==> inputs of run K <==
==> flow/design.v <==
module fpadd (
    clk, reset, start,
    a, b,
    sum, 
    done
);
    input clk, reset, start;
    input [31:0] a, b;
    output [31:0] sum;
    output done;
    reg sign_a, sign_b, sign_r;
    reg [7:0] exp_a, exp_b, exp_r;
	reg [25:0] mant_a, mant_b;
    reg [25:0] mant_r;
	reg [31:0] sum;  
	reg done;
    reg [23:0] mant_sum;
    parameter IDLE = 3'b000;
    parameter SIGN = 3'b001;
    parameter SHIFT = 3'b010;
    parameter ADD = 3'b011;
	parameter RESSIGN = 3'b100;
    parameter NORM = 3'b101;
    parameter SEARCH = 3'b110;
	parameter FIN = 3'b111;
    reg[2:0] pres_state;
	always @(posedge clk) begin
	    if(reset) begin
			exp_a <= 0; exp_b <= 0; exp_r <= 0;
			mant_a <= 0; mant_b <= 0; mant_r <= 0;
			sign_a <= 0; sign_b <= 0; sign_r <= 0;
			done <= 0; sum <= 0; mant_sum <= 0;
    	end
    	else if(start) begin
	    	sign_a <= a[31];
	    	sign_b <= b[31];
			exp_a <= a[30:23];
			exp_b <= b[30:23];
			mant_a <= {3'b001, a[22:0]};  
			mant_b <= {3'b001, b[22:0]};  
	    	done <= 0;
	    	pres_state <= IDLE;
	    end
	    else begin
	    	case(pres_state)
			IDLE:  
	    	begin
		    	if ((exp_a == 8'b0) && (mant_a[22:0] == 22'b0 && mant_a[23] == 1'b1)) begin
					sum <= {sign_b, exp_b, mant_b[22:0]};
					done <= 1;
					pres_state <= FIN;
		    	end
	    		else if ((exp_b == 8'b0) && (mant_b[22:0] == 22'b0 && mant_b[23] == 1'b1)) begin
					sum <= {sign_a, exp_a, mant_a[22:0]};
					done <= 1;
					pres_state <= FIN;
		    	end
				else if (exp_a == 8'b11111111) begin
					sum <= {sign_a, exp_a, mant_a[22:0]};
					done <= 1;
					pres_state <= FIN;
				end
				else if (exp_b == 8'b11111111) begin
					sum <= {sign_b, exp_b, mant_b[22:0]};
					done <= 1;
					pres_state <= FIN;
				end
				else begin
					pres_state <= SIGN;
				end
			end	
			SIGN:  
			begin
				if (sign_a) begin
					mant_a <= ~mant_a + 1;
				end	
				if (sign_b) begin
					mant_b <= ~mant_b + 1;
				end	
				pres_state <= SHIFT;
			end
			SHIFT:  
			begin
				if(exp_a > exp_b) begin
					mant_b <= {sign_b, mant_b[25:1]};  
					exp_b <= exp_b + 1;
					exp_r <= exp_a;
				end
				else if(exp_a < exp_b) begin
					mant_a <= {sign_a, mant_a[25:1]};  
					exp_a <= exp_a + 1;
					exp_r <= exp_b;
				end
				else
					exp_r <= exp_a;
				pres_state <= (exp_a == exp_b) ? ADD : pres_state;
			end
			ADD:  
			begin
				mant_r <= mant_a + mant_b;
				pres_state <= RESSIGN;
			end
			RESSIGN:  
			begin
				if (mant_r[25] == 1) begin
					sign_r <= 1;
					mant_r <= -mant_r;
				end else begin
					sign_r <= 0;
				end
				pres_state <= NORM;
			end
			NORM:  
			begin
				if (mant_r == 0) begin
					exp_r <= 0;
					pres_state <= FIN;
				end else if ((mant_r[24] == 0) && (mant_r[23] == 1)) begin
					pres_state <= FIN;
				end else if (mant_r[24] == 1) begin
					mant_r <= mant_r >> 1;
					exp_r  <= exp_r + 1;
					pres_state <= FIN;
				end else
					pres_state <= SEARCH;
			end
			SEARCH:  
			begin
				if(mant_r[23] != 1) begin
					mant_r <= mant_r << 1;
					exp_r  <= exp_r - 1;
					pres_state <= SEARCH;
				end else
					pres_state <= FIN;
			end
			FIN:
			begin
				if (!done) begin
					sum <= {sign_r, exp_r, {mant_r[22:0]}};
					done <= 1;
				end
			end
			endcase
	    end
	end
endmodule
==> flow/run.sh <==
#!/bin/bash
# the make line also repeats each setting of config.mk as NAME=value (left out here)
make -C /OpenROAD-flow-scripts/flow DESIGN_CONFIG=/design/flow/config.mk WORK_HOME=/design/flow/orfs CLKGATE_MAP_FILE= finish
==> flow/config.mk <==
export PLATFORM = sky130hd
export DESIGN_NAME = fpadd
export DESIGN_NICKNAME = fpadd
export VERILOG_FILES = /design/flow/design.v
export SDC_FILE = /design/flow/constraint.sdc
export NUM_CORES = 4
export LEC_CHECK = 0
export ABC_AREA = 0
export CAP_MARGIN = 5
export CORE_MARGIN = 2
export CORE_UTILIZATION = 65
export CTS_CLUSTER_DIAMETER = 96
export CTS_CLUSTER_SIZE = 20
export GPL_ROUTABILITY_DRIVEN = 1
export MAX_ROUTING_LAYER = met4
export PLACE_DENSITY_LB_ADDON = 0.22
export SETUP_SLACK_MARGIN = -0.2
export SLEW_MARGIN = 20
export TNS_END_PERCENT = 70
==> flow/constraint.sdc <==
create_clock -name core_clock -period 2.5 [get_ports {clk}]
set_input_delay 0.5000 -clock core_clock [delete_from_list [all_inputs] [get_ports {clk}]]
set_output_delay 0.5000 -clock core_clock [all_outputs]
set_load 0.01 [all_outputs]
==> run B: changes against run K <==
- CORE_UTILIZATION: 65 -> 70
- CTS_CLUSTER_DIAMETER: 96 -> unset
- GPL_ROUTABILITY_DRIVEN: 1 -> 0
- MAX_ROUTING_LAYER: met4 -> unset
- PLACE_DENSITY_LB_ADDON: 0.22 -> unset
- SETUP_SLACK_MARGIN: -0.2 -> unset
==> flow/constraint.sdc (replaced) <==
create_clock -name core_clock -period 3.34 [get_ports {clk}]
set_input_delay 0.6680 -clock core_clock [delete_from_list [all_inputs] [get_ports {clk}]]
set_output_delay 0.6680 -clock core_clock [all_outputs]
set_load 0.01 [all_outputs]
==> run X: changes against run K <==
- CAP_MARGIN: 5 -> 20
- CORE_UTILIZATION: 65 -> 68
- CTS_CLUSTER_DIAMETER: 96 -> 363
- CTS_CLUSTER_SIZE: 20 -> 37
- GPL_ROUTABILITY_DRIVEN: 1 -> unset
- HOLD_SLACK_MARGIN: unset -> -0.09
- MAX_ROUTING_LAYER: met4 -> unset
- PLACE_DENSITY_LB_ADDON: 0.22 -> unset
- SETUP_SLACK_MARGIN: -0.2 -> unset
- TNS_END_PERCENT: 70 -> unset
==> flow/constraint.sdc (replaced) <==
create_clock -name core_clock -period 2.33 [get_ports {clk}]
set_input_delay 0.4660 -clock core_clock [delete_from_list [all_inputs] [get_ports {clk}]]
set_output_delay 0.4660 -clock core_clock [all_outputs]
set_load 0.01 [all_outputs]
==> out/qor.rpt <==
================================================================================
Number of sequential cells ........................................          146
Logic depth of the worst path, buffers included ...................           10
Kind of cell with the highest combined delay on the critical path . AND-OR/OR-AND gates
Antenna Cells .....................................................            0
Worst hold-check slack ............................................    0.4788 ns
Antenna-violating nets left .......................................            0
Critical Path, Cell by Cell ....................................... inv_1 > ha_1 > nand3_1 > a21oi_1 > o31ai_1 > buf_4 > nand2_1 > mux2i_1 > a21oi_1 > a221oi_1
Largest net degree at the start of global routing .................           64
Combinational Power Share .........................................        0.320
Clock buffer and inverter area fraction after layout ..............      0.04851
Area of placed instances ..........................................  12100 sq um
Horizontal die dimension .......................................... 129.0 microns
Peak supply drop ..................................................    0.4280 mV
Flop pwr share ....................................................        0.344
Status ............................................................ complete, no violations
Final count of negative-setup-slack endpoints .....................            0
================================================================================
(the above is from run B)
==> out/qor.rpt <==
===========================================================
Yosys adder share ............................      0.04989
Cells taking the most area after synthesis ... dfxtp_1 27%, ha_1 4.8%, a21oi_1 4.8%, o21ai_0 4.5%, nand2_1 4.4%
I/O pin total ................................          100
Status ....................................... did not finish
Gate count of the mapped netlist .............         1472
Last stage reached ...........................      4_1_cts
Horizontal die dimension ..................... 130.8 microns
Pre-placement core utilization ...............       0.6909
Synthesized net count ........................         1582
Number of buffers inserted by port buffering .           99
Flip-flops with a built-in enable ............            1
Library cells used by synthesis ..............           78
First error in the log ....................... [ERROR DPL-0033] detailed placement checks failed during check placement.
Area of placed instances .....................  13890 sq um
Commonest cells post-synth ................... 145 x dfxtp_1, 129 x nand2_1, 125 x nor2_1
Worst Setup Slack post-DPL ...................   -0.3517 ns
===========================================================
(the above is from run X)
==> out/qor.rpt <==
================================================================
Combinational Power Share .........................        0.374
Antenna-violating nets left .......................            0
Horizontal die dimension .......................... 133.7 microns
Peak supply drop ..................................    0.5890 mV
Largest net degree at the start of global routing .           86
Flop pwr share ....................................        0.305
Failing Checks .................................... negative setup slack
Final critical-path setup slack ...................   -0.2661 ns
Final count of negative-setup-slack endpoints .....           68
Status ............................................ complete, but fails checks
================================================================
(the above is from run K)
Power is estimated from default activity; no workload was simulated.
